// top_module
module top_module (
    clk,
    rst,
    X,
    n,
    start,
    Y,
    valid,
    ready,
    overflow,
    error
);
For scale: roughly 50 I/O pins, ~0.043 mm^2 of cells after synthesis.
Settings: LEC_CHECK=0, CAP_MARGIN=20, CORE_MARGIN=2, CORE_UTILIZATION=71, CTS_CLUSTER_SIZE=40, SLEW_MARGIN=20; clock period 11.7 ns.
run.sh (not shown) runs the stock make flow with config.mk's settings and CLKGATE_MAP_FILE=.
The starting point produced a layout that fails on setup timing.
Next try:
--- a/flow/config.mk
+++ b/flow/config.mk
@@ -8,5 +8,7 @@
 export CAP_MARGIN = 20
+export CELL_PAD_IN_SITES_DETAIL_PLACEMENT = 2
 export CORE_MARGIN = 2
-export CORE_UTILIZATION = 71
-export CTS_CLUSTER_SIZE = 40
+export CORE_UTILIZATION = 40
+export MAX_ROUTING_LAYER = met4
+export PLACE_DENSITY_LB_ADDON = 0.01
 export SLEW_MARGIN = 20
==> flow/constraint.sdc (replaced) <==
create_clock -name core_clock -period 15.0 [get_ports {clk}]
set_input_delay 3.0000 -clock core_clock [delete_from_list [all_inputs] [get_ports {clk}]]
set_output_delay 3.0000 -clock core_clock [all_outputs]
set_load 0.01 [all_outputs]
The changed run ran to the end with no violations.
Routed wire length climbs by 17%.
Clock-buffer cell count climbs by 6.
Final cell count climbs by about 2%.

---

top_module again, from the RTL that the note above started with.
clock: 16.8 ns
lec_check: 0
cap_margin: 20
cell_pad_in_sites_detail_placement: 1
core_margin: 3
core_utilization: 40
cts_cluster_size: 93
max_routing_layer: met5
min_routing_layer: met2
slew_margin: 10
Edit:
CELL_PAD_IN_SITES_DETAIL_PLACEMENT = default   (was 1)
CORE_MARGIN = 2   (was 3)
CTS_CLUSTER_SIZE = default   (was 93)
MAX_ROUTING_LAYER = default   (was met5)
MIN_ROUTING_LAYER = default   (was met2)
SLEW_MARGIN = 20   (was 10)
clock period = 14.5 ns   (was 16.8 ns; I/O delays follow)
What happened:
- worst hold slack degrades by 0.0057 ns
- sequential share of layout area is about the same
- wire length fell by 16%
- design area rose by 0.88%
- non-clock buffer count rose by 20
- count of clock-buffer cells in the layout fell by 4
- clock skew fell by 0.012 ns
- via count fell by 30%
Edit:
CELL_PAD_IN_SITES_DETAIL_PLACEMENT = 0   (was default)
CORE_ASPECT_RATIO = 0.84   (was default)
CORE_MARGIN = 4   (was 2)
MAX_ROUTING_LAYER = met4   (was default)
TNS_END_PERCENT = 20   (was default)
clock period = 12.7 ns   (was 14.5 ns; I/O delays follow)
What happened:
- The changed run ran to the end with violations: negative setup slack
- wire length grows by a few percent
- worst hold slack improved by 0.0044 ns
- setup slack got worse by 0.67 ns
Edit:
CELL_PAD_IN_SITES_DETAIL_PLACEMENT = default   (was 0)
CORE_ASPECT_RATIO = default   (was 0.84)
CORE_MARGIN = 2   (was 4)
MAX_ROUTING_LAYER = default   (was met4)
PLACE_DENSITY_LB_ADDON = 0.07   (was default)
SLEW_MARGIN = 25   (was 20)
TNS_END_PERCENT = default   (was 20)
clock period = 15.0 ns   (was 12.7 ns; I/O delays follow)
Outcome:
- The new run ran to the end with no violations
- worst setup slack improves by 0.80 ns
- register-to-register slack improves by 1.9 ns
- critical path depth goes down by 1
- hold slack is about the same
- global-route usage goes up by 0.49 points
- cell area goes down by 5.8%
- synthesized area does not change
Edit:
PLACE_DENSITY_LB_ADDON = 0.21   (was 0.07)
SETUP_SLACK_MARGIN = -1.24   (was default)
SLEW_MARGIN = 20   (was 25)
Outcome: With this change the flow finished but failed the layout checks on negative setup slack; utilization drops by 0.36 points; cell area drops by 0.83%; wire length drops by 4.4%.

---

run 1:
top_module again, from the RTL that the note above started with.
Settings: LEC_CHECK=0, ABC_AREA=0, CAP_MARGIN=20, CORE_MARGIN=2, CORE_UTILIZATION=59, CTS_CLUSTER_DIAMETER=303, CTS_CLUSTER_SIZE=54, GPL_ROUTABILITY_DRIVEN=1, GPL_TIMING_DRIVEN=1, MIN_ROUTING_LAYER=met1, PLACE_DENSITY=0.91, SETUP_SLACK_MARGIN=-0.79, SLEW_MARGIN=20, TNS_END_PERCENT=35; clock period 8.0 ns.
Run 1 did not make it past 5_1_grt, where a tool error ended it.
diff inputs: run 1 => run 2
==> flow/config.mk <==
export PLATFORM = sky130hd
export DESIGN_NAME = top_module
export DESIGN_NICKNAME = top_module
export VERILOG_FILES = /design/flow/design.v
export SDC_FILE = /design/flow/constraint.sdc
export NUM_CORES = 4
export LEC_CHECK = 0
export CAP_MARGIN = 20
export CORE_MARGIN = 2
export CORE_UTILIZATION = 40
export SLEW_MARGIN = 20
==> flow/constraint.sdc <==
create_clock -name core_clock -period 15.0 [get_ports {clk}]
set_input_delay 3.0000 -clock core_clock [delete_from_list [all_inputs] [get_ports {clk}]]
set_output_delay 3.0000 -clock core_clock [all_outputs]
set_load 0.01 [all_outputs]
[summary]
When run 2 is set beside run 1, its H-tree level count turns out to be 1 larger. Diff run 1 -> run 2: number of clock buffers inserted by TritonCTS saw an increase, pre-CTS worst setup slack saw an increase, placement row count saw an increase, HPWL after detailed placement saw a decrease, yosys synthesis chip area saw little to no change. Run 2 reached the end of the flow, and the finished layout is clean on the timing, DRC and antenna checks. | number of cells upsized or downsized after cts | run 2 vs run 1 | 229 lower |.
For run 3, these inputs were changed with respect to run 2:
diff --git a/flow/config.mk b/flow/config.mk
--- a/flow/config.mk
+++ b/flow/config.mk
@@ -7,5 +7,8 @@
 export LEC_CHECK = 0
+export ABC_AREA = 1
 export CAP_MARGIN = 20
 export CORE_MARGIN = 2
-export CORE_UTILIZATION = 40
+export CORE_UTILIZATION = 71
+export CTS_CLUSTER_SIZE = 40
+export PLACE_DENSITY_LB_ADDON = 0.06
 export SLEW_MARGIN = 20
==> flow/constraint.sdc <==
create_clock -name core_clock -period 10.6 [get_ports {clk}]
set_input_delay 2.1200 -clock core_clock [delete_from_list [all_inputs] [get_ports {clk}]]
set_output_delay 2.1200 -clock core_clock [all_outputs]
set_load 0.01 [all_outputs]
In run 3 the implementation ran to completion but is not tape-out ready, as the final checks report setup timing.
Count of placed standard cells including taps of run 3 exceeds that of run 2 by more than 10%.
Per the comparison of run 3 with run 2, number of vias per cell picked up an extra about 11%, relative area change from synthesis to final layout has increased.
## Diff of input files: run 4 against run 3
diff --git a/flow/config.mk b/flow/config.mk
--- a/flow/config.mk
+++ b/flow/config.mk
@@ -7,8 +7,6 @@
 export LEC_CHECK = 0
-export ABC_AREA = 1
 export CAP_MARGIN = 20
 export CORE_MARGIN = 2
-export CORE_UTILIZATION = 71
-export CTS_CLUSTER_SIZE = 40
-export PLACE_DENSITY_LB_ADDON = 0.06
+export CORE_UTILIZATION = 72
+export PLACE_DENSITY_LB_ADDON = 0.01
 export SLEW_MARGIN = 20
==> flow/constraint.sdc <==
create_clock -name core_clock -period 11.7 [get_ports {clk}]
set_input_delay 2.3400 -clock core_clock [delete_from_list [all_inputs] [get_ports {clk}]]
set_output_delay 2.3400 -clock core_clock [all_outputs]
set_load 0.01 [all_outputs]
==> results <==
Run 4: flow complete, layout not clean; failing: setup timing
Comparing via count for run 3 and run 4, the bigger number came from run 3.
Between run 3 and run 4, number of placement rows decreased.
Wire length delta for run 4 relative to run 3: about 18% lower
In the tables for run 3 and run 4, overall die area reads higher with run 3.
Status: detail-routed net length per standard cell parity (run 4, run 3)
